<file path="flow/run.sh">
#!/bin/bash
# the make line also repeats each setting of config.mk as NAME=value (left out here)
make -C /OpenROAD-flow-scripts/flow DESIGN_CONFIG=/design/flow/config.mk WORK_HOME=/design/flow/orfs CLKGATE_MAP_FILE= finish
</file>
<file path="flow/config.mk">
export PLATFORM = sky130hd
export DESIGN_NAME = router_top
export DESIGN_NICKNAME = router_top
export VERILOG_FILES = /design/flow/design.v
export SDC_FILE = /design/flow/constraint.sdc
export NUM_CORES = 4
export LEC_CHECK = 0
export ABC_AREA = 1
export CAP_MARGIN = 20
export CORE_MARGIN = 2
export CORE_UTILIZATION = 72
export CTS_CLUSTER_DIAMETER = 396
export CTS_CLUSTER_SIZE = 15
export PLACE_DENSITY_LB_ADDON = 0.07
export SETUP_SLACK_MARGIN = -0.16
export SLEW_MARGIN = 20
</file>
<file path="flow/constraint.sdc">
create_clock -name core_clock -period 2.08 [get_ports {clock}]
set_input_delay 0.4160 -clock core_clock [delete_from_list [all_inputs] [get_ports {clock}]]
set_output_delay 0.4160 -clock core_clock [all_outputs]
set_load 0.01 [all_outputs]
</file>
<file path="flow/design.v">
module router_fsm(input clock, resetn, pkt_valid, parity_done, soft_reset_0, soft_reset_1, soft_reset_2,
                        fifo_full, low_pkt_valid, fifo_empty_0, fifo_empty_1, fifo_empty_2,
                  input [1:0] data_in,
                  output busy, detect_add, ld_state, laf_state, full_state, write_enb_reg, rst_int_reg, lfd_state);
parameter Decode_Address = 3'b000, 
          Load_First_Data = 3'b001,
          Wait_Till_Empty = 3'b010,
          Load_Data = 3'b011,
          Check_Parity_Error = 3'b100,
          Load_Parity = 3'b101,
          Fifo_Full_State = 3'b110,
          Load_After_Full = 3'b111;
reg [2:0] state, next_state;
always @(posedge clock) begin
    if (!resetn) state <= Decode_Address;
    else if((soft_reset_0 && (data_in[1:0] == 0)) | (soft_reset_1 && (data_in[1:0] == 1)) | (soft_reset_2 && (data_in[1:0] == 2))) state <= Decode_Address;
    else state <= next_state; 
end
always @(*) begin
    case(state)
    Decode_Address : begin  
        if(pkt_valid & (data_in[1:0] == 0 & fifo_empty_0 | data_in[1:0] == 1 & fifo_empty_1 | data_in[1:0] == 2 & fifo_empty_2))
        begin
            next_state = Load_First_Data;
        end
        else if(pkt_valid & (data_in[1:0] == 0 & !fifo_empty_0 | data_in[1:0] == 1 & !fifo_empty_1 | data_in[1:0] == 2 & !fifo_empty_2))
        begin
            next_state = Wait_Till_Empty;
        end
        else next_state = Decode_Address;
    end
    Load_First_Data : next_state = Load_Data;  
    Wait_Till_Empty : begin  
        if( (fifo_empty_0 && (data_in[1:0] == 0)) || (fifo_empty_1 && (data_in[1:0] == 1)) || (fifo_empty_2 && (data_in[1:0] == 2)) ) begin
            next_state = Load_First_Data;
        end
        else next_state = Wait_Till_Empty;
    end
    Load_Data : begin  
        if(fifo_full) next_state = Fifo_Full_State;
        else if (!fifo_full & !pkt_valid) next_state = Load_Parity;
        else next_state = Load_Data;
    end
    Fifo_Full_State : begin  
        if(!fifo_full) next_state = Load_After_Full;
        else next_state = Fifo_Full_State;
    end
    Load_Parity : next_state = Check_Parity_Error;  
    Check_Parity_Error : begin  
        if(fifo_full) next_state= Fifo_Full_State;
        else next_state = Decode_Address;
    end
    Load_After_Full : begin  
        if (parity_done) next_state = Decode_Address;
        else if(low_pkt_valid) next_state = Load_Parity;
        else next_state = Load_Data;
    end
    endcase
end
assign detect_add = (state == Decode_Address);
assign lfd_state = (state == Load_First_Data);
assign busy = (state == Load_First_Data) || (state == Load_Parity) || (state == Fifo_Full_State) || (state == Load_After_Full) || (state == Wait_Till_Empty) || (state == Check_Parity_Error);
assign ld_state = (state == Load_Data)||(state == Load_Parity) ;
assign write_enb_reg = (state == Load_First_Data)|(state == Load_Data)||(state == Load_Parity);
assign full_state = (state == Fifo_Full_State);
assign laf_state = (state == Load_After_Full);  
assign rst_int_reg = (state == Check_Parity_Error);
endmodule
module router_reg(input clock, resetn, pkt_valid, fifo_full, rst_int_reg, detect_add, 
                        ld_state, laf_state, full_state, lfd_state, 
                  output reg parity_done, low_pkt_valid, err, 
                  input [7:0] data_in, output reg [7:0] dout);
reg [7:0] a,c,d,e;
reg [8:0] b [31:0];
reg [4:0] count_b,count_a ;
always@(posedge clock) begin
    if(!resetn) begin
        dout <= 8'd0;
        parity_done <= 1'b0;
        low_pkt_valid <= 1'b0;
        err <= 1'b0;
        count_b <= 0;
        count_a <= 0;
        c <= 8'd0;
        d <= 8'd0;
    end
    else begin
    parity_done <= ((ld_state & !fifo_full & !pkt_valid) | (laf_state & low_pkt_valid & !parity_done)) & !detect_add;
    low_pkt_valid <= (ld_state & !pkt_valid);
        if(pkt_valid) begin
            if(detect_add) begin
                dout <= data_in;
                c <= data_in;
            end
            else if(ld_state||lfd_state) begin
                if(full_state) begin
                    b[count_b] <= data_in;
                    count_b <= count_b + 1;
                end
                else if(!full_state) begin
                    if(laf_state) begin
                        dout <= b[count_a];
                        count_a <= count_a + 1;
                    end
                    else begin
                        c <= c^data_in;
                        dout <= data_in;
                    end
                end 
            end 
        end
        else begin
            d <= data_in;
            dout <= data_in;
        end
    end
err <= (c==d) ? 0 : 1 ;
end
endmodule
module router_sync(input detect_add, write_enb_reg, clock, resetn, 
                         read_enb_0, read_enb_1, read_enb_2,
                         empty_0, empty_1, empty_2, 
                         full_0, full_1, full_2, 
                   input [1:0] data_in,
                   output reg vld_out_0, vld_out_1, vld_out_2,
                   output reg soft_reset_0, soft_reset_1, soft_reset_2, 
                   output reg fifo_full,
                   output reg [2:0] write_enb);
reg [1:0] q;
reg [4:0] count0,count1,count2;
always@(posedge clock)begin
    if(detect_add) q <= data_in;
end
always@(*)begin
    vld_out_0 <= !empty_0;
    vld_out_1 <= !empty_1;
    vld_out_2 <= !empty_2;
    case(q)
    2'b00 : begin
            fifo_full = full_0;
            write_enb = {2'b00, write_enb_reg};
            end 
    2'b01 : begin
            fifo_full = full_1;
            write_enb = {1'b0, write_enb_reg,1'b0};
            end
    2'b10 : begin
            fifo_full = full_2;
            write_enb = {write_enb_reg, 2'b00};
            end
    default : begin
                fifo_full = 0;
                write_enb = 3'd0;
    end
    endcase
end
always@(posedge clock) begin
    if(!resetn)begin
        count0<=5'd0;
        count1<=5'd0;
        count2<=5'd0;
        soft_reset_0 <= 1'b0;
        soft_reset_1 <= 1'b0;
        soft_reset_2 <= 1'b0;
    end
    else begin
        soft_reset_0 <= 1'b0;
        soft_reset_1 <= 1'b0;
        soft_reset_2 <= 1'b0;
        if (vld_out_0 && !read_enb_0) begin
            if (count0 == 5'b11101) begin
                soft_reset_0 <= 1'b1;
                count0 <= 5'd0;
            end
            else count0 <= count0 + 1'b1;
        end
        else count0 <= 5'd0;
        if (vld_out_1 && !read_enb_1) begin
            if (count1 == 5'b11101) begin
                soft_reset_1 <= 1'b1;
                count1 <= 5'd0;
            end
            else count1 <= count1 + 1'b1;
        end
        else count1 <= 5'd0;
        if (vld_out_2 && !read_enb_2) begin
            if (count2 == 5'b11101) begin
                soft_reset_2 <= 1'b1;
                count2 <= 5'd0;
            end
            else count2 <= count2 + 1'b1;
        end
        else count2 <= 5'd0;
    end
end
endmodule
module router_fifo(input clock, resetn, write_enb, read_enb, soft_reset, lfd_state,
                   input [7:0] data_in, output full, empty, output [7:0] data_out);
reg [8:0] mem [0:15];
reg [3:0] rd_pointer, wr_pointer;
reg [8:0] packet_out;
wire [8:0]packet;
reg [6:0] length;
reg [4:0] status_count;
assign empty = (status_count == 0 ) ? 1'b1 : 1'b0 ;
assign full = (status_count == 5'd16) ? 1'b1 : 1'b0 ;
assign packet[7:0] = data_in[7:0];
assign packet[8] = lfd_state;
assign data_out = resetn ?  packet_out[7:0] : 8'd0;
always@(posedge clock) begin
    if(!resetn || soft_reset) status_count <= 5'd0;
    else if(full == 1'b0 && write_enb & empty == 1'b0 && read_enb) status_count <= status_count;
    else if (full == 1'b0 && write_enb) status_count <= status_count + 1'b1;
    else if(empty == 1'b0 && read_enb ) status_count <= status_count - 1'b1;
    else status_count <= status_count;
end
always@(posedge clock) begin
    if(!resetn || soft_reset) begin  
        wr_pointer <= 4'd0;
    end
    else if(full == 1'b0 && write_enb) begin  
            mem[wr_pointer[3:0]] <= packet;
            wr_pointer <= wr_pointer + 1'b1;
    end
end
always@(posedge clock) begin
    if(!resetn || soft_reset) begin  
        rd_pointer <= 4'd0;
        packet_out <= 9'd0;
    end
    else begin 
        if(empty == 1'b0 && read_enb ) begin  
                packet_out <= mem[rd_pointer[3:0]];
                rd_pointer <= rd_pointer + 1'b1;
        end
        if (length == 0 && (empty || !mem[rd_pointer[3:0]][8])) packet_out <= 9'd0;
    end
end
always@(posedge clock)begin
    if (!resetn || soft_reset) begin
        length <= 0;
    end
    else if(empty == 1'b0 && read_enb ) begin
        if(mem[rd_pointer[3:0]][8])begin
                length <= mem[rd_pointer[3:0]][7:2] + 1'b1;
        end
        else if (length != 0)  begin
                length <= length - 1'b1;
        end
    end
end
endmodule
module router_top(input clock, resetn, read_enb_0, read_enb_1, read_enb_2, pkt_valid,
                  input [7:0] data_in, output [7:0] data_out_0, data_out_1, data_out_2,
                  output valid_out_0, valid_out_1, valid_out_2, error, busy);
wire parity_done,detect_add;
wire ld_state, laf_state, full_state, write_enb_reg, rst_int_reg, lfd_state;
wire [2:0] fifo_empty, full,w_enb, write_enb, soft_reset_temp;
wire fifo_full,low_pkt_valid,soft_reset_0,soft_reset_1,soft_reset_2;
wire [7:0] dout;
wire read_enb_temp[2:0];
wire [7:0] data_out_temp[2:0];
assign soft_reset_temp[0] = soft_reset_0;
assign soft_reset_temp[1] = soft_reset_1;
assign soft_reset_temp[2] = soft_reset_2;
assign read_enb_temp[0] = read_enb_0;
assign read_enb_temp[1] = read_enb_1;
assign read_enb_temp[2] = read_enb_2;
assign data_out_0 = data_out_temp[0];
assign data_out_1 = data_out_temp[1];
assign data_out_2 = data_out_temp[2];
router_fsm dut1(.clock(clock),
                .resetn(resetn),
                .pkt_valid(pkt_valid),
                .parity_done(parity_done),
                .soft_reset_0(soft_reset_0),
                .soft_reset_1(soft_reset_1),
                .soft_reset_2(soft_reset_2),
                .fifo_full(fifo_full),
                .low_pkt_valid(low_pkt_valid),
                .fifo_empty_0(fifo_empty[0]),
                .fifo_empty_1(fifo_empty[1]),
                .fifo_empty_2(fifo_empty[2]),
                .data_in(data_in[1:0]),
                .busy(busy),
                .detect_add(detect_add),
                .ld_state(ld_state),
                .laf_state(laf_state),
                .full_state(full_state),
                .write_enb_reg(write_enb_reg),
                .rst_int_reg(rst_int_reg),
                .lfd_state(lfd_state));
router_reg dut2(.clock(clock),
                .resetn(resetn),
                .pkt_valid(pkt_valid),
                .fifo_full(fifo_full),
                .detect_add(detect_add),
                .ld_state(ld_state),
                .laf_state(laf_state),
                .full_state(full_state),
                .rst_int_reg(rst_int_reg),
                .lfd_state(lfd_state),
                .parity_done(parity_done),
                .low_pkt_valid(low_pkt_valid),
                .err(error),
                .data_in(data_in),
                .dout(dout));
router_sync dut3(.clock(clock),
                .resetn(resetn),
                .detect_add(detect_add),
                .read_enb_0(read_enb_0),
                .read_enb_1(read_enb_1),
                .read_enb_2(read_enb_2),
                .write_enb_reg(write_enb_reg),
                .empty_0(fifo_empty[0]),
                .empty_1(fifo_empty[1]),
                .empty_2(fifo_empty[2]),
                .full_0(full[0]),
                .full_1(full[1]),
                .full_2(full[2]),
                .data_in(data_in[1:0]),
                .vld_out_0(valid_out_0),
                .vld_out_1(valid_out_1),
                .vld_out_2(valid_out_2),
                .soft_reset_0(soft_reset_0),
                .soft_reset_1(soft_reset_1),
                .soft_reset_2(soft_reset_2),
                .fifo_full(fifo_full),
                .write_enb(w_enb));
genvar x;
generate for (x= 0 ; x<3 ; x = x+1)
begin:fifo
	router_fifo f(.clock(clock),
                  .resetn(resetn), 
                  .soft_reset(soft_reset_temp[x]),
	              .lfd_state(lfd_state),
                  .write_enb(w_enb[x]),
                  .data_in(dout), 
                  .read_enb(read_enb_temp[x]),
	              .full(full[x]), 
                  .empty(fifo_empty[x]), 
                  .data_out(data_out_temp[x]));
end
endgenerate	
endmodule
</file>
==> qor.yml, run 1 <==
status: "complete, but fails checks"
so.violations: "setup timing"
power.internal_uw: 30800
worst_pin_slew_ns: 0.736
crit_chain: "inv_4 > buf_12 > nor2_1 > nor2_1 > o21ai_0 > o211ai_1 > nand3_1 > nand2_1 > inv_1 > nor2_1 > o21ai_2 > buf_4 > nor2_1"
fin_crit_sh_pct: 107
wl_per_cell_um: 21.6
clock.fmax_ghz: 0.449
skew_ns: 0.0246
drt_iter0_markers: 3233
power_switching_uw: 14500
power.density_mw_per_mm2: 1100
antenna_cells: 0
cts_tree: "yes"
postSynthCellCount: 3265
cp.depth: 13
cts-root-buf: "clkbuf_16"
grt_pass1_vias: 25321
seq_area_frac_synth_pct: 67.2
startpoint_type: "flip-flop"
cts_buffers: 66
ys_top_cells_by_count: "edfxtp_1 (690), nand2_1 (444), nor2_1 (413)"
antenna_found_initial: 0
warnings: 45
powerClk_uw: 12100
dieWidth_um: 227
synth_chip_area_mm2: 0.0357
worst_slack_ns: -0.146
pin_count: 43
reg2reg_depth: 13
finalHoldViolCount: 0
post-synth-top-area-cell: "edfxtp_1"
area_delta_synth_final_pct: 14.8
period_needed_ns: 2.23
die_h_um: 227
synth_area_mm2: 0.0357
arrival_ns: 2.71
synth-simple-area-share_pct: 13.6
yosysTopAreaCellShare_pct: 58.0
viasPerCell: 6.24
clk_path_buf_depth: 3
slew_headroom_pct: 51.0
clkLatencyLatePin_ns: 0.60
power_leader: "sequential cells"
critPathSlowestCell: "dfxtp_4"
synth_area_per_cell_um2: 10.9
cap_violations: 0
rrSetupSlack_ns: -0.15
cp_max_fo: 15
drc: 0
post_synth_num_cell_types: 47
cts.clk_slew.worst_paths_ns: 0.07
cp_top_family: "buffers and inverters"
hp-class: "input port to flip-flop"
hold_start: "resetn"
mux_share_pct: 0.319
top_cell: "edfxtp_1"
p_total_uw: 45300
portBuffers: 42
setup_viol: 131
sequentialPowerShare_pct: 44.3
maxSlewViolCount: 0
criticalPathCategory: "flip-flop to flip-flop"
design.core.area_mm2: 0.0490
die_area_mm2: 0.0514
endpoint_kind: "flip-flop"
gp_congestion: 0.901
overflow: 0
synth-edff-count: 690
h-tree-depth: 3
irDropWorstVdd_v: 0.000998
synthAdderAreaFrac_pct: 1.71
synth_warnings: 5
cpMostUsedCell: "nor2_1"
postRouteAntennaNets: 0
p_leak_uw: 0.0154
crit_buf_inv: 4
yosysCellCount: 3265
ff_type: "edfxtp_1"
cp_slowest_stage_delay_ns: 0.41
grt_pass1_wl_mm: 137
fp_nets: 3326
place_ws_ns: -0.576
hpwl_mm: 57.8
fp_util_pct: 73.0
async_flop_share_pct: 0
worstPathRequired_ns: 2.57
vias: 26353
hold_end: "dut2.count_b[3]"
grt_max_degree: 81
seq_cell_power_uw: 20100
first_pass_iters: 6
rows: 81
area_leaders: "edfxtp_1 (58%), dfxtp_1 (9.2%), o21ai_0 (4.7%)"
ys_sh_aoi_pct: 10.9
track_usage_pct: 35.2
swShare_pct: 31.9
clkPwrFrac_pct: 26.8
cp-endpoint: "fifo[2].f.packet_out[4]"
ys_sh_xor_pct: 0.809
holdPathStages: 4
r2r-end: "fifo[2].f.packet_out[4]"
pg_comb_uw: 13100
wirelength_mm: 91.0
ys_top_logic_family: "simple AND/OR/NAND/NOR gates"
final_net_count: 3577
cts_num_sinks: 854
synth_flops: 854
p_comb_share_pct: 28.9
==> what timing repair did <==
| item | in CTS | in global routing |
|---|---|---|
| gates cloned | 0 | 1 |
| setup endpoints to repair | 10 | 394 |
| pin swaps | 4 | 6 |
| setup buffers | 4 | 7 |
| gates resized | 14 | 42 |
| hold buffers | 0 | 0 |
==> final cells by class <==
class                           instances  area [um^2]
Fill cell                            2692         7930
Timing Repair Buffer                  339         3080
Clock buffer                          111         1970
Multi-Input combinational cell       1949         9950
Sequential cell                       854        24000
Inverter                              306         1160
Tap cell                              664          831
==> layer usage <==
metal,GRT usage (%),share of wire (%),up-vias
li1,-,-,11901
met1,46.8,37,12559
met2,58.6,49,1626
met3,5.56,10,267
met4,14.4,3.7,0
met5,0,0,-
==> per-stage QoR <==
step                      hold slack (ns)  util, %  setup TNS (ns)  area, um^2  instances
after floorplan                     0.430        -          -29.33       35800       3265
after global placement              0.444     79.2         -121.31       38800       4100
after detailed placement            0.458     79.2         -150.94       38800       4100
after CTS                           0.312     83.4          -19.72       40800       4215
after global routing                0.348     83.8          -45.76       41000       4223
final                               0.339     83.8           -7.80       41000       4223
==> run 2, diff against run 1 <==
Settings changed: ABC_AREA 1 to unset, CORE_UTILIZATION 72 to 67, CTS_CLUSTER_DIAMETER 396 to unset, CTS_CLUSTER_SIZE 15 to unset, PLACE_DENSITY_LB_ADDON 0.07 to unset, SETUP_SLACK_MARGIN -0.16 to unset.
Clock period 2.08 ns to 2.56 ns, I/O delays scaled along.
==> run 2 against run 1 <==
Now clean on timing, DRC and antenna; worst hold slack better by 0.0096 ns; critical endpoint is now valid_out_2; highest routed layer unchanged; via count is 25% lower; register-to-register slack better by 0.26 ns; count of clock-buffer cells in the layout is 11 higher; non-clock buffer count is 78 lower; sequential power is 19% lower; global-route usage is 4.7 points lower.
==> qor.yml, run 2 <==
portBuffers: 42
pin_count: 43
crit_chain: "buf_4 > or4_4 > nor2_4 > inv_2 > buf_6"
die_area_mm2: 0.0532
postPlaceCellArea_mm2: 0.0372
synthAdderAreaFrac_pct: 1.78
yosysCellCount: 2048
post_synth_num_cell_types: 66
dp.cells: 2894
fin_crit_sh_pct: 98.1
post-synth-top-area-cell: "edfxtp_1"
antenna_cells: 0
area_leaders: "edfxtp_1 (60%), mux4_2 (12%), dfxtp_1 (9.5%)"
clk_path_buf_depth: 3
final_net_count: 2371
synth_area_per_cell_um2: 16.8
ys_top_cells_by_count: "edfxtp_1 (690), nor2_1 (189), mux4_2 (178)"
synth-edff-count: 690
grt_pass1_wl_mm: 120
track_usage_pct: 30.5
crit_buf_inv: 3
vias: 19714
skew_ns: 0.0219
cp_slowest_stage_delay_ns: 0.55
worst_pin_slew_ns: 1.11
area_delta_synth_final_pct: 16.9
sequentialPowerShare_pct: 44.3
synth_flops: 854
r2r-end: "fifo[2].f.length[5]"
worst_slack_ns: 0.0484
cap_violations: 0
wl_per_cell_um: 25.7
grt_max_degree: 65
cts_buffers: 84
wirelength_mm: 78.7
cp_max_fo: 5
worstPathRequired_ns: 2.05
first_pass_iters: 5
synth_area_mm2: 0.0344
critPathSlowestCell: "or4_4"
cts_num_sinks: 854
cp_top_family: "simple AND/OR/NAND/NOR gates"
power_leader: "sequential cells"
pg_comb_uw: 8090
cts_tree: "yes"
powerClk_uw: 12300
seq_cell_power_uw: 16200
p_total_uw: 36600
design.core.area_mm2: 0.0510
swShare_pct: 27.6
place_ws_ns: -0.0885
fp_nets: 2109
clock.fmax_ghz: 0.398
postSynthCellCount: 2048
warnings: 48
power_switching_uw: 10100
seq_area_frac_synth_pct: 69.8
clkLatencyLatePin_ns: 0.63
cts-root-buf: "clkbuf_16"
die_h_um: 231
ys_sh_aoi_pct: 3.59
p_leak_uw: 0.0134
finalHoldViolCount: 0
synth-simple-area-share_pct: 6.88
mux_share_pct: 14.4
gp_congestion: 0.856
hpwl_mm: 49.3
maxSlewViolCount: 0
p_comb_share_pct: 22.1
startpoint_type: "flip-flop"
crit_start: "fifo[2].f.status_count[0]"
irDropWorstVdd_v: 0.000643
cp.depth: 5
ys_sh_xor_pct: 1.83
final_core_util_pct: 78.8
slew_headroom_pct: 26.2
setup_viol: 0
period_needed_ns: 2.51
yosysTopAreaCellShare_pct: 60.2
grt_pass1_vias: 19686
stdcell_count: 3062
fp_util_pct: 67.5
power.internal_uw: 26500
rrSetupSlack_ns: 0.11
ys_top_logic_family: "multiplexers"
async_flop_share_pct: 0
power.density_mw_per_mm2: 910
cp-endpoint: "valid_out_2"
criticalPathCategory: "flip-flop to output port"
synth_chip_area_mm2: 0.0344
reg2reg_depth: 7
hp-class: "input port to flip-flop"
top_cell: "edfxtp_1"
viasPerCell: 6.44
h-tree-depth: 3
drt_iter0_markers: 2451
hold_start: "resetn"
holdPathStages: 3
overflow: 0
fin_area_mm2: 0.0402
arrival_ns: 2.00
cts.clk_slew.worst_paths_ns: 0.06
drc: 0
endpoint_kind: "output port"
postRouteAntennaNets: 0
hold_end: "dut3.soft_reset_0"
clkPwrFrac_pct: 33.6
synth_warnings: 5
ff_type: "edfxtp_1"
dieWidth_um: 231
status: "finished clean"
rows: 83
antenna_found_initial: 0
## run 2: metrics by stage
stage | TNS [ns] | hold WS [ns]
floorplan | -0.0347 | 0.431
global placement | -3.12 | 0.441
detailed placement | -4.73 | 0.445
CTS | -0.115 | 0.303
global route | -0.00754 | 0.336
finish | 0 | 0.348
## run 2: layer usage
metal	track usage, %	wire, um	vias up
met5	0	0	-
met4	9.44	1890	0
met3	4.93	6700	135
met2	48.4	38400	1023
met1	44.5	31700	10042
li1	-	-	8514
## run 2: final cells by class
type | count | area, um^2
flip-flops and latches | 854 | 24000
fillers | 2780 | 10800
multi-input cells | 1060 | 9950
clock buffers | 122 | 2510
repair buffers | 261 | 2370
well taps | 680 | 851
clock inverters | 36 | 289
inverters | 49 | 184
## run 2: timing repair
| item | 4_1_cts | 5_1_grt |
|---|---|---|
| endpoints found under the hold margin | 0 | 0 |
| setup endpoints to repair | 4 | 48 |
| buffers inserted | 0 | 9 |
| gates cloned | 0 | 1 |
| pin swaps | 2 | 6 |
| gates resized | 22 | 37 |
| hold buffers | 0 | 0 |
==> run 3, diff against run 2 <==
Settings changed: CORE_UTILIZATION 67 to 72, CTS_CLUSTER_DIAMETER set to 394, CTS_CLUSTER_SIZE set to 15, PLACE_DENSITY_LB_ADDON set to 0.04, SETUP_SLACK_MARGIN set to -0.21.
Clock period 2.56 ns to 2.31 ns, I/O delays scaled along.
==> run 3 against run 2 <==
The layout now fails its checks (setup timing); area after synthesis did not move; sequential power increased by about 10%; first-iteration DRC count up 6.2%; sequential cell count is the same; critical path depth up 6; synthesized cell count is the same; global-route usage up 3.7 points; total power rose by 5.6%; clock skew is 0.0062 ns higher; critical endpoint is now fifo[1].f.status_count[4]; largest cell class unchanged; largest power group unchanged; highest routed layer unchanged.
==> qor.yml, run 3 <==
synth-edff-count: 690
yosysTopAreaCellShare_pct: 60.2
cp_slowest_stage_delay_ns: 0.42
rrSetupSlack_ns: -0.19
status: "complete, but fails checks"
fp_nets: 2109
cts_hold_buf: 0
wl_per_cell_um: 27.3
power_switching_uw: 10900
final_core_util_pct: 84.3
criticalPathCategory: "flip-flop to flip-flop"
ys_sh_aoi_pct: 3.59
swShare_pct: 28.3
post-synth-top-area-cell: "edfxtp_1"
powerClk_uw: 10800
yosysCellCount: 2048
p_leak_uw: 0.0134
area_delta_synth_final_pct: 16.3
rsz0062_at_grt: "yes"
startpoint_type: "flip-flop"
finalHoldViolCount: 0
stdcell_count: 3037
skew_ns: 0.0281
critPathSlowestCell: "fa_1"
endpoint_kind: "flip-flop"
holdPathStages: 2
drc: 0
grt_max_degree: 51
design.core.area_mm2: 0.0474
async_flop_share_pct: 0
hpwl_mm: 52.8
synth_area_per_cell_um2: 16.8
cp.depth: 11
sequentialPowerShare_pct: 46.1
clock.fmax_ghz: 0.400
h-tree-depth: 3
seq_area_frac_synth_pct: 69.8
postSynthCellCount: 2048
hold_start: "fifo[1].f.packet_out[3]"
period_needed_ns: 2.50
cap_violations: 0
top_cell: "edfxtp_1"
synthAdderAreaFrac_pct: 1.78
cts-root-buf: "clkbuf_16"
cts_tree: "yes"
hp-class: "flip-flop to flip-flop"
worstPathRequired_ns: 2.80
die_area_mm2: 0.0495
synth_chip_area_mm2: 0.0344
irDropWorstVdd_v: 0.000712
timing.hold.ws_ns: 0.449
die_h_um: 223
pg_comb_uw: 9990
cts.clk_slew.worst_paths_ns: 0.07
rows: 80
clk_path_buf_depth: 3
power_leader: "sequential cells"
gp_congestion: 0.876
seq_cell_power_uw: 17800
clkLatencyLatePin_ns: 0.62
worst_slack_ns: -0.187
area_leaders: "edfxtp_1 (60%), mux4_2 (12%), dfxtp_1 (9.5%)"
worst_pin_slew_ns: 0.745
portBuffers: 42
pin_count: 43
cts_buffers: 66
crit_start: "dut3.q[0]"
cp_top_family: "AND-OR/OR-AND gates"
cts_num_sinks: 854
fin_crit_sh_pct: 108
final_net_count: 2435
track_usage_pct: 34.2
rr_startpoint: "dut3.q[0]"
mux_share_pct: 14.4
r2r-end: "fifo[1].f.status_count[4]"
dieWidth_um: 223
wirelength_mm: 83.0
p_comb_share_pct: 25.9
ff_type: "edfxtp_1"
post_synth_num_cell_types: 66
cp_max_fo: 4
slew_headroom_pct: 50.3
drt_iter0_markers: 2602
setup_viol: 210
fp_util_pct: 72.5
arrival_ns: 2.99
warnings: 45
overflow: 0
cpMostUsedCell: "inv_1"
so.violations: "setup timing"
ys_sh_xor_pct: 1.83
dp.cells: 2912
maxSlewViolCount: 0
crit_buf_inv: 3
place_ws_ns: -0.338
clkPwrFrac_pct: 28.0
first_pass_iters: 6
grt_pass1_wl_mm: 125
postRouteAntennaNets: 0
synth-simple-area-share_pct: 6.88
synth_warnings: 5
reg2reg_depth: 11
ys_top_cells_by_count: "edfxtp_1 (690), nor2_1 (189), mux4_2 (178)"
cp-endpoint: "fifo[1].f.status_count[4]"
ys_top_logic_family: "multiplexers"
synth_flops: 854
vias: 20322
power.internal_uw: 27700
fillers: 2103
viasPerCell: 6.69
crit_chain: "buf_4 > inv_1 > a2111oi_4 > inv_1 > fa_1 > a21o_1 > a21oi_1 > nor2b_1 > a22oi_1 > xor2_1 > nor2_1"
grt_pass1_vias: 20638
hold_end: "fifo[1].f.packet_out[3]"
synth_area_mm2: 0.0344
power.density_mw_per_mm2: 965
antenna_found_initial: 1
==> run 3: per-layer routing <==
metal | wire length, um | global-route usage [%] | vias to the layer above
met5 | 0 | 0 | -
met4 | 2640 | 12.5 | 0
met3 | 8150 | 5.91 | 200
met2 | 42000 | 56.9 | 1318
met1 | 30200 | 46.4 | 10192
li1 | - | - | 8612
==> run 3: timing repair <==
| action | 4_1_cts | 5_1_grt |
|---|---|---|
| gates resized | 26 | 24 |
| pin swaps | 4 | 6 |
| endpoints found under the setup margin | 6 | 22 |
| buffers inserted | 5 | 7 |
==> run 3: layout make-up <==
class / count / area, um^2 / share of cell area [%]
flip-flops and latches: 854 / 24000 / 60.0
multi-input cells: 1060 / 10000 / 25.1
repair buffers: 343 / 3060 / 7.66
clock buffers: 114 / 1940 / 4.84
well taps: 615 / 769 / 1.92
inverters: 49 / 184 / 0.460
clock inverters: 1 / 8.76 / 0.0219
diodes: 1 / 2.50 / 0.00625
==> run 3: metrics by stage <==
step,cell area [um^2],power (uW),TNS [ns]
after floorplan,34500,23700,-18.75
after global placement,37800,27100,-48.65
after detailed placement,37800,27500,-85.23
after CTS,39900,38300,-7.52
after global routing,40000,40000,-38.94
final,40000,38600,-10.97
==> run 4, diff against run 3 <==
Settings changed: ABC_AREA set to 1, CTS_CLUSTER_DIAMETER 394 to unset, CTS_CLUSTER_SIZE 15 to 76, HOLD_SLACK_MARGIN set to 0.26, PLACE_DENSITY_LB_ADDON 0.04 to 0.07, SETUP_SLACK_MARGIN -0.21 to 0.2.
Clock period 2.31 ns to 2.08 ns, I/O delays scaled along.
==> run 4 against run 3 <==
Global-route usage increased by 7.5 points; critical path type unchanged; fmax decreased by 15%; clock power increased by 46%; synthesized cell count increased by 59%; first-iteration DRC count increased to 2.6 times the previous value; design area increased by 15%; the layout still fails its checks (setup timing); worst setup slack got worse by 0.67 ns; critical endpoint is now fifo[2].f.length[5]; largest power group is now combinational cells.
==> qor.yml, run 4 <==
status: "complete, but fails checks"
so.violations: "setup timing"
cts.clk_slew.worst_paths_ns: 0.07
area_leaders: "edfxtp_1 (58%), dfxtp_1 (9.2%), o21ai_0 (4.7%)"
worstPathRequired_ns: 2.70
cp_slowest_stage_delay_ns: 0.38
cp.depth: 15
slew_headroom_pct: 48.6
power.internal_uw: 36600
grt_pass1_wl_mm: 160
pin_count: 43
crit_chain: "buf_12 > inv_6 > nand2_1 > nand2_1 > nand2_1 > nand3_2 > nand3_4 > nand2_4 > buf_4 > nand3_2 > o21bai_4 > nand3_2 > nand3_2 > nand2_2 > inv_2"
cts_tree: "yes"
hp-class: "input port to flip-flop"
synth-edff-count: 690
mux_share_pct: 0.319
final_net_count: 3677
layout.area.seq_mm2: 0.0241
arrival_ns: 3.55
clkPwrFrac_pct: 27.2
warnings: 48
skew_ns: 0.0214
post-synth-top-area-cell: "edfxtp_1"
cp_top_family: "simple AND/OR/NAND/NOR gates"
cpMostUsedCell: "nand3_2"
finalHoldViolCount: 0
rows: 81
final_core_util_pct: 94.0
clock.fmax_ghz: 0.341
power.density_mw_per_mm2: 1260
track_usage_pct: 41.7
die_area_mm2: 0.0514
clkLatencyLatePin_ns: 0.67
first_pass_iters: 9
ys_sh_aoi_pct: 10.9
maxSlewViolCount: 0
synthAdderAreaFrac_pct: 1.71
postSynthCellCount: 3265
synth-simple-area-share_pct: 13.6
synth_warnings: 5
powerClk_uw: 15800
startpoint_type: "flip-flop"
yosysTopAreaCellShare_pct: 58.0
sequentialPowerShare_pct: 35.1
cts_hold_buf: 0
die_h_um: 227
reg2reg_depth: 15
worst_pin_slew_ns: 0.772
p_leak_uw: 0.0173
dieWidth_um: 227
ff_type: "edfxtp_1"
yosysCellCount: 3265
holdPathStages: 4
clk_path_buf_depth: 3
fin_crit_sh_pct: 141
viasPerCell: 7.36
combGateArea_mm2: 0.0122
endpoint_kind: "flip-flop"
async_flop_share_pct: 0
cts-root-buf: "clkbuf_16"
gp_congestion: 0.935
antenna_found_initial: 6
postRouteAntennaNets: 0
power_switching_uw: 21500
cp-endpoint: "fifo[2].f.length[5]"
fp_util_pct: 73.0
postPlaceCellArea_mm2: 0.0391
area_delta_synth_final_pct: 28.8
hold_start: "resetn"
hold_end: "dut2.d[2]"
ys_sh_xor_pct: 0.809
final.setup.tns_ns: -18.63
fp_nets: 3326
fin_area_mm2: 0.0460
drc: 0
irDropWorstVdd_v: 0.00121
rsz0062_at_grt: "yes"
design.core.area_mm2: 0.0490
power_leader: "combinational cells"
crit_buf_inv: 4
drt_iter0_markers: 6755
hpwl_mm: 58.2
cts_buffers: 81
vias: 32025
synth_flops: 854
overflow: 0
cp_max_fo: 5
cap_violations: 0
rrSetupSlack_ns: -0.85
synth_area_mm2: 0.0357
wirelength_mm: 136
seq_cell_power_uw: 20400
r2r-end: "fifo[2].f.length[5]"
place_ws_ns: -0.527
period_needed_ns: 2.93
p_total_uw: 58100
ys_top_logic_family: "simple AND/OR/NAND/NOR gates"
grt_pass1_vias: 28326
setup_viol: 195
swShare_pct: 37.0
fillers: 1281
h-tree-depth: 3
critPathSlowestCell: "dfxtp_4"
seq_area_frac_synth_pct: 67.2
wl_per_cell_um: 31.3
cts_num_sinks: 854
synth_area_per_cell_um2: 10.9
grt_max_degree: 65
synth_chip_area_mm2: 0.0357
top_cell: "edfxtp_1"
ys_top_cells_by_count: "edfxtp_1 (690), nand2_1 (444), nor2_1 (413)"
portBuffers: 42
pg_comb_uw: 21800
worst_slack_ns: -0.854
p_comb_share_pct: 37.6
criticalPathCategory: "flip-flop to flip-flop"
post_synth_num_cell_types: 47
## run 4: metal layers
layer | GRT usage (%) | wire length [um] | vias up
met1 | 53.1 | 40000 | 14496
met2 | 67.7 | 59000 | 3986
met5 | 0 | 236 | -
met3 | 8.15 | 23300 | 1349
li1 | - | - | 12180
met4 | 23.0 | 13500 | 14
## run 4: area by class of cell
cell class                 instances  share of cell area, %
sequential                       854                   52.3
multi-input combinational       1949                   26.5
timing repair buffer             421                   10.7
clock buffer                      97                   4.81
inverter                         306                   2.66
tap                              664                   1.81
clock inverter                    52                   1.11
timing repair inverter             3                 0.0788
antenna                            6                 0.0326
## run 4: repair_timing
item / CTS / global route
buffers inserted: 44 / 47
cloned: 18 / 9
pin swaps: 156 / 124
resized: 488 / 340
setup endpoints to repair: 783 / 767
## run 4: through the flow
| step | hold WS, ns | cells |
|---|---|---|
| 2_1_floorplan | 0.430 | 3265 |
| 3_3_place_gp | 0.443 | 4079 |
| 3_5_place_dp | 0.460 | 4079 |
| 4_1_cts | 0.266 | 4290 |
| 5_1_grt | 0.277 | 4348 |
| 6_report | 0.261 | 4352 |
==> run 5, diff against run 4 <==
Settings changed: ABC_AREA 1 to 0, CAP_MARGIN 20 to 25, CELL_PAD_IN_SITES_GLOBAL_PLACEMENT set to 2, CORE_UTILIZATION 72 to 37, CTS_CLUSTER_DIAMETER set to 333, CTS_CLUSTER_SIZE 76 to unset, GPL_ROUTABILITY_DRIVEN set to 0, GPL_TIMING_DRIVEN set to 0, HOLD_SLACK_MARGIN 0.26 to unset, MIN_ROUTING_LAYER set to met2, PLACE_DENSITY_LB_ADDON 0.07 to 0.3, SETUP_SLACK_MARGIN 0.2 to 0.75, SLEW_MARGIN 20 to 5, TNS_END_PERCENT set to 25.
Clock period 2.08 ns to 4.47 ns, I/O delays scaled along.
==> run 5 against run 4 <==
Now clean on timing, DRC and antenna; worst setup slack better by 1.7 ns; die size up 86%; non-clock buffer count down 248; clock power down 49%; critical endpoint is now valid_out_2; largest power group is now sequential cells.
==> qor.yml, run 5 <==
fp_util_pct: 37.4
postSynthCellCount: 2048
criticalPathCategory: "flip-flop to output port"
synth_area_mm2: 0.0344
startpoint_type: "flip-flop"
critPathSlowestCell: "or4_1"
finalHoldViolCount: 0
crit_start: "fifo[2].f.status_count[0]"
cap_violations: 0
viasPerCell: 6.79
async_flop_share_pct: 0
top_cell: "edfxtp_1"
power.internal_uw: 15500
irDropWorstVdd_v: 0.000303
antenna_found_initial: 2
cp.depth: 4
clkLatencyLatePin_ns: 0.67
cts.clk_slew.worst_paths_ns: 0.06
post-synth-top-area-cell: "edfxtp_1"
area_leaders: "edfxtp_1 (60%), mux4_2 (12%), dfxtp_1 (9.5%)"
p_leak_uw: 0.0129
reg2reg_depth: 6
postRouteAntennaNets: 0
track_usage_pct: 25.9
rows: 111
pin_count: 43
final_core_util_pct: 43.7
area_delta_synth_final_pct: 16.9
swShare_pct: 28.3
synth_warnings: 5
clock.fmax_ghz: 0.274
first_pass_iters: 10
cp_max_fo: 6
clk_path_buf_depth: 3
yosysTopAreaCellShare_pct: 60.2
cts-root-buf: "clkbuf_16"
powerClk_uw: 7990
crit_chain: "or4_1 > nor2_1 > inv_1 > clkdlybuf4s50_1"
hp-class: "flip-flop to flip-flop"
synth_flops: 854
setup_viol: 0
worstPathRequired_ns: 3.58
die_h_um: 309
cp_slowest_stage_delay_ns: 0.59
ff_type: "edfxtp_1"
cts_hold_buf: 0
grt_pass1_vias: 27862
cp_top_family: "simple AND/OR/NAND/NOR gates"
wl_per_cell_um: 23.3
hpwl_mm: 54.9
hold_start: "fifo[1].f.packet_out[6]"
ys_sh_xor_pct: 1.83
synth-simple-area-share_pct: 6.88
seq_area_frac_synth_pct: 69.8
rr_startpoint: "dut1.state[4]"
cts_buffers: 93
holdPathStages: 2
synth-edff-count: 690
rsz0062_at_grt: "yes"
grt_pass1_wl_mm: 123
status: "finished clean"
mux_share_pct: 14.4
seq_cell_power_uw: 9260
fillers: 8110
grt_max_degree: 50
drc: 0
endpoint_kind: "output port"
maxSlewViolCount: 0
arrival_ns: 2.76
overflow: 0
portBuffers: 40
ys_top_cells_by_count: "edfxtp_1 (690), nor2_1 (189), mux4_2 (178)"
fp_nets: 2109
p_total_uw: 21600
worst_pin_slew_ns: 1.03
crit_buf_inv: 2
r2r-end: "fifo[1].f.mem[5][1]"
hold_end: "fifo[1].f.packet_out[6]"
power.density_mw_per_mm2: 537
fin_crit_sh_pct: 81.7
p_comb_share_pct: 20.0
rrSetupSlack_ns: 0.98
power_leader: "sequential cells"
power_switching_uw: 6110
warnings: 46
synth_chip_area_mm2: 0.0344
sequentialPowerShare_pct: 42.9
post_synth_num_cell_types: 66
vias: 24186
ys_sh_aoi_pct: 3.59
skew_ns: 0.0406
dieWidth_um: 309
cts_num_sinks: 854
yosysCellCount: 2048
synth_area_per_cell_um2: 16.8
synthAdderAreaFrac_pct: 1.78
period_needed_ns: 3.65
wirelength_mm: 82.9
die_area_mm2: 0.0954
pg_comb_uw: 4320
final_net_count: 2292
h-tree-depth: 3
drt_iter0_markers: 3492
design.core.area_mm2: 0.0919
slew_headroom_pct: 30.8
cts_tree: "yes"
clkPwrFrac_pct: 37.1
cp-endpoint: "valid_out_2"
ys_top_logic_family: "multiplexers"
==> run 5: repair_timing <==
action | CTS | global route
setup endpoints to repair | 201 | 106
setup buffers | 0 | 0
endpoints found under the hold margin | 0 | 0
gates resized | 6 | 10
==> run 5: layout make-up <==
class	count	area (um^2)	share of cell area, %
well taps	1243	1560	3.87
clock inverters	53	656	1.63
inverters	49	185	0.461
multi-input cells	1060	9840	24.5
repair buffers	88	987	2.46
flip-flops and latches	854	24000	59.8
clock buffers	120	2500	6.23
plain buffers	85	433	1.08
diodes	8	20.0	0.0498
==> run 5: per-layer routing <==
metal	track usage, %	wire length (um)
met5	6.77	269
met4	6.18	4920
met3	34.9	34800
met2	30.1	42900
met1	-	0
==> run 5: through the flow <==
stage          instance area (um^2)  std cells  setup WS [ns]  setup TNS [ns]  hold WS [ns]
2_1_floorplan                 34400       2048          0.883               0         0.431
3_3_place_gp                  36400       3331          -1.73         -329.34         0.442
3_5_place_dp                  36900       3367         -0.304          -21.15         0.442
4_1_cts                       40000       3540          0.636               0         0.450
5_1_grt                       40200       3553          0.677               0         0.464
6_report                      40200       3560          0.819               0         0.448
==> run 6, diff against run 5 <==
Settings changed: ABC_AREA 0 to unset, CAP_MARGIN 25 to 20, CELL_PAD_IN_SITES_GLOBAL_PLACEMENT 2 to unset, CORE_UTILIZATION 37 to 66, CTS_CLUSTER_DIAMETER 333 to unset, GPL_ROUTABILITY_DRIVEN 0 to unset, GPL_TIMING_DRIVEN 0 to unset, MIN_ROUTING_LAYER met2 to unset, PLACE_DENSITY_LB_ADDON 0.3 to unset, SETUP_SLACK_MARGIN 0.75 to 1.02, SLEW_MARGIN 5 to 20, TNS_END_PERCENT 25 to unset.
Clock period 4.47 ns to 3.45 ns, I/O delays scaled along.
==> run 6 against run 5 <==
Core utilization increased by 35 points; synthesized cell count unchanged; design area increased by 0.48%; clock power increased by 14%; via count decreased by 19%; final cell count decreased by 16%; total power increased by 27%; sequential power increased by 31%; sequential cell count unchanged; first-iteration DRC count decreased by 30%; critical path depth unchanged.
==> qor.yml, run 6 <==
status: "finished clean"
power.density_mw_per_mm2: 677
hp-class: "flip-flop to flip-flop"
timing.hold.ws_ns: 0.448
crit_buf_inv: 2
swShare_pct: 27.5
wirelength_mm: 80.9
warnings: 49
h-tree-depth: 3
cp_max_fo: 2
hold_start: "fifo[1].f.packet_out[5]"
grt_max_degree: 50
synth-edff-count: 690
cp_top_family: "simple AND/OR/NAND/NOR gates"
synth_area_mm2: 0.0344
antenna_found_initial: 2
hpwl_mm: 47.6
postRouteAntennaNets: 0
seq_area_frac_synth_pct: 69.8
ys_top_logic_family: "multiplexers"
cp.depth: 4
fillers: 2747
yosysCellCount: 2048
synthAdderAreaFrac_pct: 1.78
clock.fmax_ghz: 0.398
clkLatencyLatePin_ns: 0.63
synth_chip_area_mm2: 0.0344
reg2reg_depth: 13
area_delta_synth_final_pct: 17.4
final_net_count: 2319
ys_sh_aoi_pct: 3.59
postSynthCellCount: 2048
cp-endpoint: "valid_out_0"
portBuffers: 42
hold_end: "fifo[1].f.packet_out[5]"
criticalPathCategory: "flip-flop to output port"
fp_util_pct: 66.9
cts_buffers: 83
overflow: 0
rrSetupSlack_ns: 1.00
power.internal_uw: 19800
first_pass_iters: 6
wl_per_cell_um: 26.9
area_leaders: "edfxtp_1 (60%), mux4_2 (12%), dfxtp_1 (9.5%)"
crit_chain: "or4_4 > nor2_4 > inv_2 > buf_6"
pin_count: 43
cts_tree: "yes"
power_leader: "sequential cells"
cp_slowest_stage_delay_ns: 0.56
rsz0062_at_grt: "yes"
skew_ns: 0.0202
grt_pass1_vias: 19443
slew_headroom_pct: 27.3
crit_start: "fifo[0].f.status_count[1]"
combGateArea_mm2: 0.0105
cts-root-buf: "clkbuf_16"
cap_violations: 0
stdcell_count: 3005
arrival_ns: 1.82
powerClk_uw: 9090
r2r-end: "fifo[2].f.status_count[4]"
rows: 83
ys_sh_xor_pct: 1.83
gp_congestion: 0.855
top_cell: "edfxtp_1"
cts.clk_slew.worst_paths_ns: 0.06
yosysTopAreaCellShare_pct: 60.2
async_flop_share_pct: 0
sequentialPowerShare_pct: 44.3
startpoint_type: "flip-flop"
worstPathRequired_ns: 2.76
layout.area.seq_mm2: 0.0241
die_h_um: 232
synth_warnings: 5
setup_viol: 0
worst_pin_slew_ns: 1.09
drc: 0
endpoint_kind: "output port"
ff_type: "edfxtp_1"
dieWidth_um: 232
synth-simple-area-share_pct: 6.88
grt_pass1_wl_mm: 120
power_switching_uw: 7520
dp.cells: 2780
pg_comb_uw: 6150
seq_cell_power_uw: 12100
p_leak_uw: 0.0132
track_usage_pct: 30.5
cts_num_sinks: 854
maxSlewViolCount: 0
final.setup.tns_ns: 0
ys_top_cells_by_count: "edfxtp_1 (690), nor2_1 (189), mux4_2 (178)"
drt_iter0_markers: 2430
synth_flops: 854
finalHoldViolCount: 0
cts_hold_buf: 0
post_synth_num_cell_types: 66
period_needed_ns: 2.51
p_comb_share_pct: 22.5
post-synth-top-area-cell: "edfxtp_1"
fin_crit_sh_pct: 72.8
clk_path_buf_depth: 3
vias: 19573
mux_share_pct: 14.4
fp_nets: 2109
holdPathStages: 2
design.core.area_mm2: 0.0514
critPathSlowestCell: "or4_4"
viasPerCell: 6.51
die_area_mm2: 0.0540
synth_area_per_cell_um2: 16.8
irDropWorstVdd_v: 0.000471
clkPwrFrac_pct: 33.2
rr_startpoint: "fifo[2].f.status_count[1]"
==> run 6: through the flow <==
step           total power, uW  setup slack [ns]  utilization [%]  area [um^2]
2_1_floorplan            15900             0.912                -        34700
6_report                 27300             0.938             78.6        40400
3_5_place_dp             17400            0.0593             70.6        36300
4_1_cts                  27100             0.896             77.4        39800
3_3_place_gp             17300             0.165             70.6        36300
5_1_grt                  28400             0.867             78.6        40400
==> run 6: cell type report <==
cell class                 count  share of cell area [%]
clock buffer                 108                    5.70
inverter                      49                   0.465
clock inverter                43                    1.07
multi-input combinational   1063                    25.9
antenna                        1                 0.00620
tap                          680                    2.11
timing repair buffer         207                    5.16
sequential                   854                    59.6
==> run 6: repair_timing <==
item	4_1_cts	5_1_grt
cloned	6	9
setup endpoints to repair	448	326
setup buffers	36	22
endpoints found under the hold margin	0	0
pin swaps	10	23
resized	106	75
==> run 6: layer usage <==
layer	global-route usage [%]	wire length (um)
met1	44.4	32300
met2	49.0	39900
met3	4.35	6790
met4	8.79	1890
met5	0	0
==> run 7, diff against run 6 <==
Settings changed: ABC_AREA set to 1, CORE_UTILIZATION 66 to 57, HOLD_SLACK_MARGIN set to 0.27, SETUP_SLACK_MARGIN 1.02 to unset.
Clock period 3.45 ns to 4.29 ns, I/O delays scaled along.
==> run 7 against run 6 <==
Area after synthesis up 3.9%; die size is 20% higher; total power decreased by 18%; wire length grew 8.0%; highest routed layer unchanged; critical path depth grew 5; non-clock buffer count decreased by 88; sequential share of layout area is 0.72 points higher; count of clock-buffer cells in the layout grew 1; sequential power is 18% lower; still clean; worst setup slack improved by 0.069 ns.
==> qor.yml, run 7 <==
mux_share_pct: 0.319
die_h_um: 254
yosysCellCount: 3265
holdPathStages: 2
clkPwrFrac_pct: 33.6
first_pass_iters: 5
sequentialPowerShare_pct: 44.0
endpoint_kind: "flip-flop"
post_synth_num_cell_types: 47
status: "finished clean"
synth-edff-count: 690
postRouteAntennaNets: 0
power.density_mw_per_mm2: 564
cpMostUsedCell: "nor2_1"
cts_hold_buf: 0
cts_tree: "yes"
maxSlewViolCount: 0
synthAdderAreaFrac_pct: 1.71
cts-root-buf: "clkbuf_16"
cts.clk_slew.worst_paths_ns: 0.06
antenna_cells: 0
design.core.area_mm2: 0.0618
async_flop_share_pct: 0
crit_buf_inv: 4
p_total_uw: 22500
warnings: 46
synth_area_per_cell_um2: 10.9
crit_chain: "clkdlybuf4s50_1 > inv_2 > nor2_1 > inv_1 > nor3_1 > inv_1 > nor2_1 > nand2_1 > nor2_1"
cp_slowest_stage_delay_ns: 0.66
pin_count: 43
cts_setup_buffers: 0
period_needed_ns: 3.28
grt_pass1_vias: 23107
reg2reg_depth: 12
fillers: 4843
area_leaders: "edfxtp_1 (58%), dfxtp_1 (9.2%), o21ai_0 (4.7%)"
arrival_ns: 3.55
synth-simple-area-share_pct: 13.6
portBuffers: 42
startpoint_type: "input port"
cts_resized: 0
slew_headroom_pct: 28.7
rrSetupSlack_ns: 1.03
ys_top_logic_family: "simple AND/OR/NAND/NOR gates"
drt_iter0_markers: 2087
postSynthCellCount: 3265
swShare_pct: 31.1
seq_cell_power_uw: 9890
fin_crit_sh_pct: 76.5
power_leader: "sequential cells"
post-synth-top-area-cell: "edfxtp_1"
grt_max_degree: 67
ys_sh_xor_pct: 0.809
crit_start: "pkt_valid"
viasPerCell: 5.75
wirelength_mm: 87.3
ff_type: "edfxtp_1"
fp_util_pct: 57.8
track_usage_pct: 27.1
wl_per_cell_um: 20.7
p_comb_share_pct: 22.4
synth_flops: 854
clock.fmax_ghz: 0.305
r2r-end: "fifo[0].f.length[5]"
area_delta_synth_final_pct: 11.5
pg_comb_uw: 5030
h-tree-depth: 3
place_ws_ns: 0.314
gp_congestion: 0.871
grt_pass1_wl_mm: 133
rsz0062_at_grt: "no"
cp_max_fo: 13
worstPathRequired_ns: 4.56
powerClk_uw: 7550
irDropWorstVdd_v: 0.000410
clk_path_buf_depth: 3
cts_num_sinks: 854
rows: 91
drc: 0
ys_top_cells_by_count: "edfxtp_1 (690), nand2_1 (444), nor2_1 (413)"
worst_slack_ns: 1.01
critPathSlowestCell: "nor2_1"
synth_chip_area_mm2: 0.0357
overflow: 0
cp.depth: 9
finalHoldViolCount: 0
antenna_found_initial: 1
skew_ns: 0.0252
top_cell: "edfxtp_1"
hold_start: "fifo[1].f.rd_pointer[3]"
yosysTopAreaCellShare_pct: 58.0
dieWidth_um: 254
cap_violations: 0
hpwl_mm: 53.2
final_net_count: 3377
synth_area_mm2: 0.0357
cts_buffers: 86
vias: 24262
worst_pin_slew_ns: 1.07
synth_warnings: 5
die_area_mm2: 0.0647
setup_viol: 0
cp-endpoint: "dut2.b[18][0]"
cp_top_family: "simple AND/OR/NAND/NOR gates"
p_leak_uw: 0.0146
power_switching_uw: 7000
final.setup.tns_ns: 0
clkLatencyLatePin_ns: 0.64
ys_sh_aoi_pct: 10.9
fp_nets: 3326
criticalPathCategory: "input port to flip-flop"
hp-class: "flip-flop to flip-flop"
power.internal_uw: 15500
seq_area_frac_synth_pct: 67.2
-- run 7: metrics by stage --
| stage | utilization, % | instance area, um^2 | std cells | hold slack (ns) |
|---|---|---|---|---|
| 2_1_floorplan | - | 35700 | 3265 | 0.430 |
| 3_3_place_gp | 59.8 | 37000 | 4065 | 0.444 |
| 3_5_place_dp | 59.8 | 37000 | 4065 | 0.449 |
| 4_1_cts | 64.4 | 39800 | 4221 | 0.465 |
| 5_1_grt | 64.4 | 39800 | 4221 | 0.491 |
| 6_report | 64.4 | 39800 | 4221 | 0.465 |
-- run 7: final cells by class --
class	count	area (um^2)	area share (%)
Timing Repair Buffer	119	981	2.46
Sequential cell	854	24000	60.3
Clock inverter	47	458	1.15
Clock buffer	109	2390	6.01
Tap cell	837	1050	2.63
Inverter	306	1150	2.89
Multi-Input combinational cell	1949	9780	24.5
-- run 7: routing by layer --
| metal | vias to the layer above | global-route usage [%] | part of all wire [%] |
|---|---|---|---|
| li1 | 11525 | - | - |
| met1 | 11704 | 38.7 | 43 |
| met2 | 896 | 43.7 | 47 |
| met3 | 137 | 3.58 | 7.0 |
| met4 | 0 | 8.55 | 2.5 |
| met5 | - | 0 | 0 |
==> run 8, diff against run 7 <==
Settings changed: ABC_AREA 1 to unset, CELL_PAD_IN_SITES_DETAIL_PLACEMENT set to 0, CELL_PAD_IN_SITES_GLOBAL_PLACEMENT set to 0, CORE_UTILIZATION 57 to 70, CTS_CLUSTER_DIAMETER set to 393, CTS_CLUSTER_SIZE set to 22, GPL_ROUTABILITY_DRIVEN set to 0, HOLD_SLACK_MARGIN 0.27 to unset, SETUP_SLACK_MARGIN set to 0.68, SLEW_MARGIN 20 to 0.
Clock period 4.29 ns to 2.74 ns, I/O delays scaled along.
==> run 8 against run 7 <==
Total power grew 45%; largest power group unchanged; die size shrank 21%; area after synthesis shrank 3.7%; critical path type is now flip-flop to flip-flop; highest routed layer unchanged; worst setup slack lost 0.84 ns; non-clock buffer count grew 236; sequential cell count is the same; core utilization grew 22 points; combinational power grew 100%; final cell count shrank 27%.
==> qor.yml, run 8 <==
hpwl_mm: 49.9
cap_violations: 0
criticalPathCategory: "flip-flop to flip-flop"
pin_count: 43
arrival_ns: 3.05
finalHoldViolCount: 0
clkPwrFrac_pct: 21.9
synth_warnings: 5
synth_area_per_cell_um2: 16.8
rr_startpoint: "dut3.q[0]"
seq_area_frac_synth_pct: 69.8
holdPathStages: 3
hold_end: "dut2.low_pkt_valid"
top_cell: "edfxtp_1"
skew_ns: 0.0239
area_leaders: "edfxtp_1 (60%), mux4_2 (12%), dfxtp_1 (9.5%)"
mux_share_pct: 14.4
final.setup.tns_ns: 0
swShare_pct: 30.1
synth_area_mm2: 0.0344
wl_per_cell_um: 30.2
die_area_mm2: 0.0509
async_flop_share_pct: 0
final_net_count: 2433
synth-edff-count: 690
fp_util_pct: 70.6
die_h_um: 226
status: "finished clean"
seq_cell_power_uw: 15200
power.internal_uw: 22800
setup_viol: 0
post-synth-top-area-cell: "edfxtp_1"
fp_nets: 2109
portBuffers: 42
wirelength_mm: 92.7
cts_hold_buf: 0
powerClk_uw: 7150
ys_sh_aoi_pct: 3.59
cp_max_fo: 4
yosysCellCount: 2048
antenna_found_initial: 0
h-tree-depth: 2
p_leak_uw: 0.0140
first_pass_iters: 8
cp.depth: 10
design.core.area_mm2: 0.0487
track_usage_pct: 34.3
critPathSlowestCell: "edfxtp_1"
antenna_cells: 0
ys_top_logic_family: "multiplexers"
power.density_mw_per_mm2: 778
fillers: 2008
power_switching_uw: 9830
yosysTopAreaCellShare_pct: 60.2
cts-root-buf: "clkbuf_16"
final_core_util_pct: 86.0
synth_flops: 854
rsz0062_at_grt: "yes"
cp-endpoint: "fifo[2].f.status_count[4]"
area_delta_synth_final_pct: 21.9
synthAdderAreaFrac_pct: 1.78
pg_comb_uw: 10300
synth-simple-area-share_pct: 6.88
crit_start: "dut3.q[0]"
hp-class: "input port to flip-flop"
hold_start: "resetn"
warnings: 49
drc: 0
maxSlewViolCount: 0
clock.fmax_ghz: 0.389
viasPerCell: 6.83
timing.hold.ws_ns: 0.417
ys_sh_xor_pct: 1.83
cts.clk_slew.worst_paths_ns: 0.09
crit_chain: "a2111oi_4 > buf_4 > inv_6 > fa_2 > a21o_1 > a21oi_2 > nor3b_2 > a21oi_2 > xnor2_1 > nor2_1"
postSynthCellCount: 2048
cp_top_family: "AND-OR/OR-AND gates"
sequentialPowerShare_pct: 46.6
ff_type: "edfxtp_1"
rrSetupSlack_ns: 0.17
postRouteAntennaNets: 0
clk_path_buf_depth: 3
cts_tree: "yes"
reg2reg_depth: 10
irDropWorstVdd_v: 0.000842
synth_chip_area_mm2: 0.0344
period_needed_ns: 2.57
ys_top_cells_by_count: "edfxtp_1 (690), nor2_1 (189), mux4_2 (178)"
clkLatencyLatePin_ns: 0.61
p_comb_share_pct: 31.5
slew_headroom_pct: 37.7
cts_buffers: 44
dieWidth_um: 226
cp_slowest_stage_delay_ns: 0.52
worst_pin_slew_ns: 0.933
r2r-end: "fifo[2].f.status_count[4]"
power_leader: "sequential cells"
crit_buf_inv: 2
fin_crit_sh_pct: 93.9
startpoint_type: "flip-flop"
rows: 81
drt_iter0_markers: 3075
cpMostUsedCell: "a21oi_2"
overflow: 0
post_synth_num_cell_types: 66
grt_pass1_vias: 20010
endpoint_kind: "flip-flop"
grt_max_degree: 65
grt_pass1_wl_mm: 127
worstPathRequired_ns: 3.22
cts_num_sinks: 854
vias: 20973
[run 8: layout make-up]
cell class / instances / area [um^2] / share of cell area [%]
well taps: 664 / 831 / 1.98
clock inverters: 1 / 30.0 / 0.0716
clock buffers: 79 / 1250 / 2.99
flip-flops and latches: 854 / 24100 / 57.4
inverters: 49 / 198 / 0.471
multi-input cells: 1068 / 11400 / 27.2
repair buffers: 355 / 4140 / 9.87
[run 8: through the flow]
step / power (uW) / instance area, um^2 / std cells / setup slack (ns)
2_1_floorplan: 20100 / 35000 / 2048 / 0.324
3_3_place_gp: 22100 / 37000 / 2801 / 0.0168
3_5_place_dp: 22300 / 37000 / 2801 / 0.0107
4_1_cts: 31000 / 40500 / 2989 / 0.318
5_1_grt: 33600 / 41900 / 3070 / 0.0814
6_report: 32600 / 41900 / 3070 / 0.168
[run 8: per-layer routing]
| metal | wire, um | share of wire [%] | track usage, % | up-vias |
|---|---|---|---|---|
| met1 | 32700 | 35 | 48.0 | 10542 |
| met3 | 9730 | 10 | 5.02 | 282 |
| met2 | 46100 | 50 | 56.8 | 1531 |
| li1 | - | - | - | 8618 |
| met5 | 0 | 0 | 0 | - |
| met4 | 4250 | 4.6 | 11.3 | 0 |
[run 8: repair_timing]
item                                    CTS  global route
endpoints found under the setup margin  584           767
pin swaps                                95            93
endpoints found under the hold margin     0             0
setup buffers                            82            60
resized                                 314           198
gates cloned                             26            21
==> run 9, diff against run 8 <==
Settings changed: CELL_PAD_IN_SITES_DETAIL_PLACEMENT 0 to unset, CELL_PAD_IN_SITES_GLOBAL_PLACEMENT 0 to unset, CORE_UTILIZATION 70 to 72, CTS_CLUSTER_DIAMETER 393 to 29, CTS_CLUSTER_SIZE 22 to 72, GPL_ROUTABILITY_DRIVEN 0 to unset, PLACE_DENSITY set to 0.36, SETUP_SLACK_MARGIN 0.68 to 0.66, SLEW_MARGIN 0 to 20.
Clock period 2.74 ns to 2.23 ns, I/O delays scaled along.
==> run 9 against run 8 <==
The flow now stops in 5_1_grt; area after synthesis did not move; die size down 2.7%; synthesized cell count stayed put.
==> qor.yml, run 9 <==
status: "stopped before the end"
lastStage: "5_1_grt"
error: "[ERROR DPL-0038] Utilization greater than 100%, impossible to legalize"
pin_count: 43
die_area_mm2: 0.0495
fp_util_pct: 72.5
seq_area_frac_synth_pct: 69.8
cts_buffers: 145
ys_top_logic_family: "multiplexers"
cts-root-buf: "clkbuf_16"
synth_chip_area_mm2: 0.0344
async_flop_share_pct: 0
post-synth-top-area-cell: "edfxtp_1"
synth_area_mm2: 0.0344
fp_nets: 2109
top_cell: "edfxtp_1"
cts_num_sinks: 854
rows: 80
ys_top_cells_by_count: "edfxtp_1 (690), nor2_1 (189), mux4_2 (178)"
cts_hold_buf: 0
dieWidth_um: 223
ff_type: "edfxtp_1"
h-tree-depth: 4
clk_path_buf_depth: 3
die_h_um: 223
portBuffers: 42
postSynthCellCount: 2048
yosysCellCount: 2048
mux_share_pct: 14.4
yosysTopAreaCellShare_pct: 60.2
area_leaders: "edfxtp_1 (60%), mux4_2 (12%), dfxtp_1 (9.5%)"
ys_sh_xor_pct: 1.83
design.core.area_mm2: 0.0474
dp.cells: 2888
post_synth_num_cell_types: 66
synth_warnings: 5
synth-edff-count: 690
gp_congestion: 0.878
ys_sh_aoi_pct: 3.59
synth_flops: 854
synth_area_per_cell_um2: 16.8
synthAdderAreaFrac_pct: 1.78
hpwl_mm: 52.9
synth-simple-area-share_pct: 6.88
-- run 9: timing repair --
| action | in CTS |
|---|---|
| cloned | 14 |
| setup endpoints to repair | 868 |
| hold endpoints to repair | 0 |
| buffers inserted | 84 |
| resized | 310 |
| pin swaps | 79 |
-- run 9: through the flow --
step                instance area [um^2]  setup slack [ns]
floorplan                          34900            -0.182
CTS                                45300            -0.225
global placement                   38300            -0.228
detailed placement                 38300            -0.295
==> run 10, diff against run 9 <==
Settings changed: CORE_UTILIZATION 72 to 62, CTS_CLUSTER_DIAMETER 29 to unset, CTS_CLUSTER_SIZE 72 to 16, PLACE_DENSITY 0.36 to unset, PLACE_DENSITY_LB_ADDON set to 0.0, SETUP_SLACK_MARGIN 0.66 to 1.01.
Clock period 2.23 ns to 3.49 ns, I/O delays scaled along.
==> run 10 against run 9 <==
Now clean on timing, DRC and antenna; area after synthesis is the same; synthesized cell count is the same; die size grew 16%.
==> qor.yml, run 10 <==
endpoint_kind: "output port"
final.setup.tns_ns: 0
skew_ns: 0.0230
arrival_ns: 1.85
rows: 86
critPathSlowestCell: "or4_4"
cp-endpoint: "valid_out_1"
antenna_found_initial: 0
post-synth-top-area-cell: "edfxtp_1"
status: "finished clean"
rsz0062_at_grt: "yes"
criticalPathCategory: "flip-flop to output port"
slew_headroom_pct: 26.5
clkLatencyLatePin_ns: 0.63
final_net_count: 2314
worstPathRequired_ns: 2.79
wirelength_mm: 77.3
irDropWorstVdd_v: 0.000684
synth_warnings: 5
antenna_cells: 0
ys_sh_aoi_pct: 3.59
synth-edff-count: 690
layout.area.seq_mm2: 0.0241
drt_iter0_markers: 1954
clkPwrFrac_pct: 33.7
synth_area_mm2: 0.0344
holdPathStages: 2
seq_area_frac_synth_pct: 69.8
cts-root-buf: "clkbuf_16"
power.internal_uw: 19600
fp_util_pct: 62.6
fp_nets: 2109
cts.clk_slew.worst_paths_ns: 0.07
clock.fmax_ghz: 0.392
sequentialPowerShare_pct: 44.4
hold_start: "fifo[1].f.packet_out[1]"
post_synth_num_cell_types: 66
ff_type: "edfxtp_1"
cts_num_sinks: 854
synth_chip_area_mm2: 0.0344
powerClk_uw: 9090
overflow: 0
r2r-end: "fifo[1].f.status_count[4]"
ys_top_cells_by_count: "edfxtp_1 (690), nor2_1 (189), mux4_2 (178)"
grt_pass1_wl_mm: 114
power.density_mw_per_mm2: 673
hold_end: "fifo[1].f.packet_out[1]"
p_comb_share_pct: 22.0
cp.depth: 4
drc: 0
crit_chain: "or4_4 > nor2_4 > inv_2 > buf_6"
portBuffers: 42
area_delta_synth_final_pct: 16.5
crit_start: "fifo[1].f.status_count[3]"
pg_comb_uw: 5930
p_leak_uw: 0.0132
cts_buffers: 85
ys_sh_xor_pct: 1.83
cp_max_fo: 2
synth_flops: 854
async_flop_share_pct: 0
viasPerCell: 6.17
design.core.area_mm2: 0.0550
maxSlewViolCount: 0
rr_startpoint: "fifo[1].f.status_count[3]"
fin_crit_sh_pct: 73.1
finalHoldViolCount: 0
first_pass_iters: 5
gp_congestion: 0.849
postRouteAntennaNets: 0
cp_top_family: "simple AND/OR/NAND/NOR gates"
yosysCellCount: 2048
clk_path_buf_depth: 3
synth-simple-area-share_pct: 6.88
hpwl_mm: 47.5
combGateArea_mm2: 0.0102
hp-class: "flip-flop to flip-flop"
swShare_pct: 27.5
wl_per_cell_um: 25.2
synthAdderAreaFrac_pct: 1.78
postSynthCellCount: 2048
mux_share_pct: 14.4
worst_pin_slew_ns: 1.10
pin_count: 43
grt_pass1_vias: 18424
warnings: 47
ys_top_logic_family: "multiplexers"
startpoint_type: "flip-flop"
period_needed_ns: 2.55
h-tree-depth: 3
cts_tree: "yes"
area_leaders: "edfxtp_1 (60%), mux4_2 (12%), dfxtp_1 (9.5%)"
vias: 18959
cts_hold_buf: 0
grt_max_degree: 50
power_switching_uw: 7430
cp_slowest_stage_delay_ns: 0.55
yosysTopAreaCellShare_pct: 60.2
top_cell: "edfxtp_1"
rrSetupSlack_ns: 0.99
cap_violations: 0
dieWidth_um: 240
setup_viol: 0
power_leader: "sequential cells"
final_core_util_pct: 72.9
p_total_uw: 27000
synth_area_per_cell_um2: 16.8
track_usage_pct: 27.1
die_h_um: 240
reg2reg_depth: 12
crit_buf_inv: 2
seq_cell_power_uw: 12000
fillers: 3378
die_area_mm2: 0.0574
run 10: stage by stage:
step	cells	hold slack, ns	setup slack (ns)	cell area, um^2
6_report	3073	0.451	0.940	40100
5_1_grt	3073	0.470	0.881	40100
2_1_floorplan	2048	0.431	0.903	34600
3_5_place_dp	2863	0.444	0.227	36400
4_1_cts	3046	0.452	0.864	39600
3_3_place_gp	2863	0.441	0.280	36400
run 10: per-layer routing:
metal	part of all wire, %	track usage, %	vias up
met3	7.2	4.10	104
met2	48	42.2	771
met1	43	40.8	9686
met5	0	0	-
li1	-	-	8398
met4	2.1	6.95	0
run 10: timing repair:
item                       in CTS  in global routing
gates resized                  73                 51
pin swaps                       9                 13
gates cloned                    1                  5
setup buffers                  23                 22
setup endpoints to repair     251                245
run 10: final cells by class:
| class | instances | area share [%] |
|---|---|---|
| Inverter | 49 | 0.459 |
| Clock buffer | 104 | 5.64 |
| Tap cell | 748 | 2.33 |
| Clock inverter | 55 | 1.31 |
| Sequential cell | 854 | 60.1 |
| Timing Repair Buffer | 203 | 4.84 |
| Multi-Input combinational cell | 1060 | 25.4 |
Power and IR drop assume default switching activity.
